==> flow/design.v <==
module sdram_controller (
    wr_addr,
    wr_data,
    wr_enable,
    rd_addr,
    rd_data,
    rd_ready,
    rd_enable,
    busy, rst_n, clk,
    addr, bank_addr, data_in, data_out, data_oe, clock_enable, cs_n, ras_n, cas_n, we_n,
    data_mask_low, data_mask_high
);
parameter ROW_WIDTH = 13;
parameter COL_WIDTH = 9;
parameter BANK_WIDTH = 2;
parameter SDRADDR_WIDTH = ROW_WIDTH > COL_WIDTH ? ROW_WIDTH : COL_WIDTH;
parameter HADDR_WIDTH = BANK_WIDTH + ROW_WIDTH + COL_WIDTH;
parameter CLK_FREQUENCY = 133;   
parameter REFRESH_TIME =  32;    
parameter REFRESH_COUNT = 8192;  
localparam CYCLES_BETWEEN_REFRESH = ( CLK_FREQUENCY
                                      * 1_000
                                      * REFRESH_TIME
                                    ) / REFRESH_COUNT;
localparam IDLE      = 5'b00000;
localparam INIT_NOP1 = 5'b01000,
           INIT_PRE1 = 5'b01001,
           INIT_NOP1_1=5'b00101,
           INIT_REF1 = 5'b01010,
           INIT_NOP2 = 5'b01011,
           INIT_REF2 = 5'b01100,
           INIT_NOP3 = 5'b01101,
           INIT_LOAD = 5'b01110,
           INIT_NOP4 = 5'b01111;
localparam REF_PRE  =  5'b00001,
           REF_NOP1 =  5'b00010,
           REF_REF  =  5'b00011,
           REF_NOP2 =  5'b00100;
localparam READ_ACT  = 5'b10000,
           READ_NOP1 = 5'b10001,
           READ_CAS  = 5'b10010,
           READ_NOP2 = 5'b10011,
           READ_READ = 5'b10100;
localparam WRIT_ACT  = 5'b11000,
           WRIT_NOP1 = 5'b11001,
           WRIT_CAS  = 5'b11010,
           WRIT_NOP2 = 5'b11011;
localparam CMD_PALL = 8'b10010001,
           CMD_REF  = 8'b10001000,
           CMD_NOP  = 8'b10111000,
           CMD_MRS  = 8'b10000000,
           CMD_BACT = 8'b10011000,
           CMD_READ = 8'b10101001,
           CMD_WRIT = 8'b10100001;
input  [HADDR_WIDTH-1:0]   wr_addr;
input  [15:0]              wr_data;
input                      wr_enable;
input  [HADDR_WIDTH-1:0]   rd_addr;
output [15:0]              rd_data;
input                      rd_enable;
output                     rd_ready;
output                     busy;
input                      rst_n;
input                      clk;
output [SDRADDR_WIDTH-1:0] addr;
output [BANK_WIDTH-1:0]    bank_addr;
input  [15:0]              data_in;
output [15:0]              data_out;
output                     data_oe;
output                     clock_enable;
output                     cs_n;
output                     ras_n;
output                     cas_n;
output                     we_n;
output                     data_mask_low;
output                     data_mask_high;
reg  [HADDR_WIDTH-1:0]   haddr_r;
reg  [15:0]              wr_data_r;
reg  [15:0]              rd_data_r;
reg                      busy;
reg                      data_mask_low_r;
reg                      data_mask_high_r;
reg [SDRADDR_WIDTH-1:0]  addr_r;
reg [BANK_WIDTH-1:0]     bank_addr_r;
reg                      rd_ready_r;
wire                     data_mask_low, data_mask_high;
assign data_mask_high = data_mask_high_r;
assign data_mask_low  = data_mask_low_r;
assign rd_data        = rd_data_r;
reg [3:0] state_cnt;
reg [9:0] refresh_cnt;
reg [7:0] command;
reg [4:0] state;
reg [7:0] command_nxt;
reg [3:0] state_cnt_nxt;
reg [4:0] next;
assign {clock_enable, cs_n, ras_n, cas_n, we_n} = command[7:3];
assign bank_addr      = (state[4]) ? bank_addr_r : command[2:1];
assign addr           = (state[4] | state == INIT_LOAD) ? addr_r : { {SDRADDR_WIDTH-11{1'b0}}, command[0], 10'd0 };
assign data_out = wr_data_r;
assign data_oe  = (state == WRIT_CAS);
assign rd_ready = rd_ready_r;
always @ (posedge clk)
  if (~rst_n)
    begin
    state <= INIT_NOP1;
    command <= CMD_NOP;
    state_cnt <= 4'hf;
    haddr_r <= {HADDR_WIDTH{1'b0}};
    wr_data_r <= 16'b0;
    rd_data_r <= 16'b0;
    busy <= 1'b0;
    end
  else
    begin
    state <= next;
    command <= command_nxt;
    if (!state_cnt)
      state_cnt <= state_cnt_nxt;
    else
      state_cnt <= state_cnt - 1'b1;
    if (wr_enable)
      wr_data_r <= wr_data;
    if (state == READ_READ)
      begin
      rd_data_r <= data_in;
      rd_ready_r <= 1'b1;
      end
    else
      rd_ready_r <= 1'b0;
    busy <= state[4];
    if (rd_enable)
      haddr_r <= rd_addr;
    else if (wr_enable)
      haddr_r <= wr_addr;
    end
always @ (posedge clk)
 if (~rst_n)
   refresh_cnt <= 10'b0;
 else
   if (state == REF_NOP2)
     refresh_cnt <= 10'b0;
   else
     refresh_cnt <= refresh_cnt + 1'b1;
always @*
begin
    if (state[4])
      {data_mask_low_r, data_mask_high_r} = 2'b00;
    else
      {data_mask_low_r, data_mask_high_r} = 2'b11;
   bank_addr_r = 2'b00;
   addr_r = {SDRADDR_WIDTH{1'b0}};
   if (state == READ_ACT | state == WRIT_ACT)
     begin
     bank_addr_r = haddr_r[HADDR_WIDTH-1:HADDR_WIDTH-(BANK_WIDTH)];
     addr_r = haddr_r[HADDR_WIDTH-(BANK_WIDTH+1):HADDR_WIDTH-(BANK_WIDTH+ROW_WIDTH)];
     end
   else if (state == READ_CAS | state == WRIT_CAS)
     begin
     bank_addr_r = haddr_r[HADDR_WIDTH-1:HADDR_WIDTH-(BANK_WIDTH)];
     addr_r = {
               {SDRADDR_WIDTH-(11){1'b0}},
               1'b1,                        
               {10-COL_WIDTH{1'b0}},
               haddr_r[COL_WIDTH-1:0]
              };
     end
   else if (state == INIT_LOAD)
     begin
     addr_r = {{SDRADDR_WIDTH-10{1'b0}}, 10'b1000110000};
     end
end
always @*
begin
   state_cnt_nxt = 4'd0;
   command_nxt = CMD_NOP;
   if (state == IDLE)
        if (refresh_cnt >= CYCLES_BETWEEN_REFRESH)
          begin
          next = REF_PRE;
          command_nxt = CMD_PALL;
          end
        else if (rd_enable)
          begin
          next = READ_ACT;
          command_nxt = CMD_BACT;
          end
        else if (wr_enable)
          begin
          next = WRIT_ACT;
          command_nxt = CMD_BACT;
          end
        else
          begin
          next = IDLE;
          end
    else
      if (!state_cnt)
        case (state)
          INIT_NOP1:
            begin
            next = INIT_PRE1;
            command_nxt = CMD_PALL;
            end
          INIT_PRE1:
            begin
            next = INIT_NOP1_1;
            end
          INIT_NOP1_1:
            begin
            next = INIT_REF1;
            command_nxt = CMD_REF;
            end
          INIT_REF1:
            begin
            next = INIT_NOP2;
            state_cnt_nxt = 4'd7;
            end
          INIT_NOP2:
            begin
            next = INIT_REF2;
            command_nxt = CMD_REF;
            end
          INIT_REF2:
            begin
            next = INIT_NOP3;
            state_cnt_nxt = 4'd7;
            end
          INIT_NOP3:
            begin
            next = INIT_LOAD;
            command_nxt = CMD_MRS;
            end
          INIT_LOAD:
            begin
            next = INIT_NOP4;
            state_cnt_nxt = 4'd1;
            end
          REF_PRE:
            begin
            next = REF_NOP1;
            end
          REF_NOP1:
            begin
            next = REF_REF;
            command_nxt = CMD_REF;
            end
          REF_REF:
            begin
            next = REF_NOP2;
            state_cnt_nxt = 4'd7;
            end
          WRIT_ACT:
            begin
            next = WRIT_NOP1;
            state_cnt_nxt = 4'd1;
            end
          WRIT_NOP1:
            begin
            next = WRIT_CAS;
            command_nxt = CMD_WRIT;
            end
          WRIT_CAS:
            begin
            next = WRIT_NOP2;
            state_cnt_nxt = 4'd1;
            end
          READ_ACT:
            begin
            next = READ_NOP1;
            state_cnt_nxt = 4'd1;
            end
          READ_NOP1:
            begin
            next = READ_CAS;
            command_nxt = CMD_READ;
            end
          READ_CAS:
            begin
            next = READ_NOP2;
            state_cnt_nxt = 4'd1;
            end
          READ_NOP2:
            begin
            next = READ_READ;
            end
          default:
            begin
            next = IDLE;
            end
          endcase
      else
        begin
        next = state;
        command_nxt = command;
        end
end
endmodule
make LEC_CHECK=0 CAP_MARGIN=20 CELL_PAD_IN_SITES_DETAIL_PLACEMENT=0 CORE_ASPECT_RATIO=1.65 CORE_MARGIN=2 CORE_UTILIZATION=72 CTS_CLUSTER_SIZE=37 GPL_TIMING_DRIVEN=1 HOLD_SLACK_MARGIN=0.05 MAX_ROUTING_LAYER=met5 MIN_ROUTING_LAYER=met1 PLACE_DENSITY_LB_ADDON=0.26 SETUP_SLACK_MARGIN=0.01 SLEW_MARGIN=30 TNS_END_PERCENT=60 finish   # period 2.8 ns
run.sh (not shown) runs the stock make flow with config.mk's settings and CLKGATE_MAP_FILE=.
The first run never finished: it broke off in global placement (FLW-0024).
Next try:
Settings changed: CORE_MARGIN 2 to 3, CORE_UTILIZATION 72 to 65, CTS_CLUSTER_SIZE 37 to 19, GPL_TIMING_DRIVEN 1 to 0, PLACE_DENSITY_LB_ADDON 0.26 to 0.13, SETUP_SLACK_MARGIN 0.01 to -0.26, SLEW_MARGIN 30 to 10.
Clock period 2.8 ns to 4.09 ns, I/O delays scaled along.
The changed run died in global placement with FLW-0024.
Synthesized cell count stays the same.
Synthesized area does not change.
Die area climbs by 16%.
Next try:
Settings changed: CORE_UTILIZATION 65 to 33, CTS_CLUSTER_DIAMETER from default to 379, CTS_CLUSTER_SIZE 19 to 96, MIN_ROUTING_LAYER met1 to met2.
What happened: The new run passed the timing, design-rule and antenna checks. Die area is higher by 89%. Area after synthesis is unchanged. Synthesized cell count is unchanged.
Next try:
Settings changed: CELL_PAD_IN_SITES_DETAIL_PLACEMENT 0 to default, CORE_ASPECT_RATIO 1.65 to default, CORE_MARGIN 3 to 2, CORE_UTILIZATION 33 to 40, CTS_CLUSTER_DIAMETER 379 to default, CTS_CLUSTER_SIZE 96 to default, GPL_TIMING_DRIVEN 0 to default, HOLD_SLACK_MARGIN 0.05 to default, MAX_ROUTING_LAYER met5 to default, MIN_ROUTING_LAYER met2 to default, PLACE_DENSITY from default to 0.6, PLACE_DENSITY_LB_ADDON 0.13 to default, SETUP_SLACK_MARGIN -0.26 to default, SLEW_MARGIN 10 to 20, TNS_END_PERCENT 60 to default.
The new run finished clean.
Setup slack improves by 0.53 ns.
Via count shrinks by 30%.
Routed wire length goes down by about 11%.
Design area falls by about 3%.
Fmax grows by about 16%.
Synthesized area does not change.
Utilization came out higher by 8.1 points.
Synthesized cell count does not change.
Clock-buffer cell count stays the same.
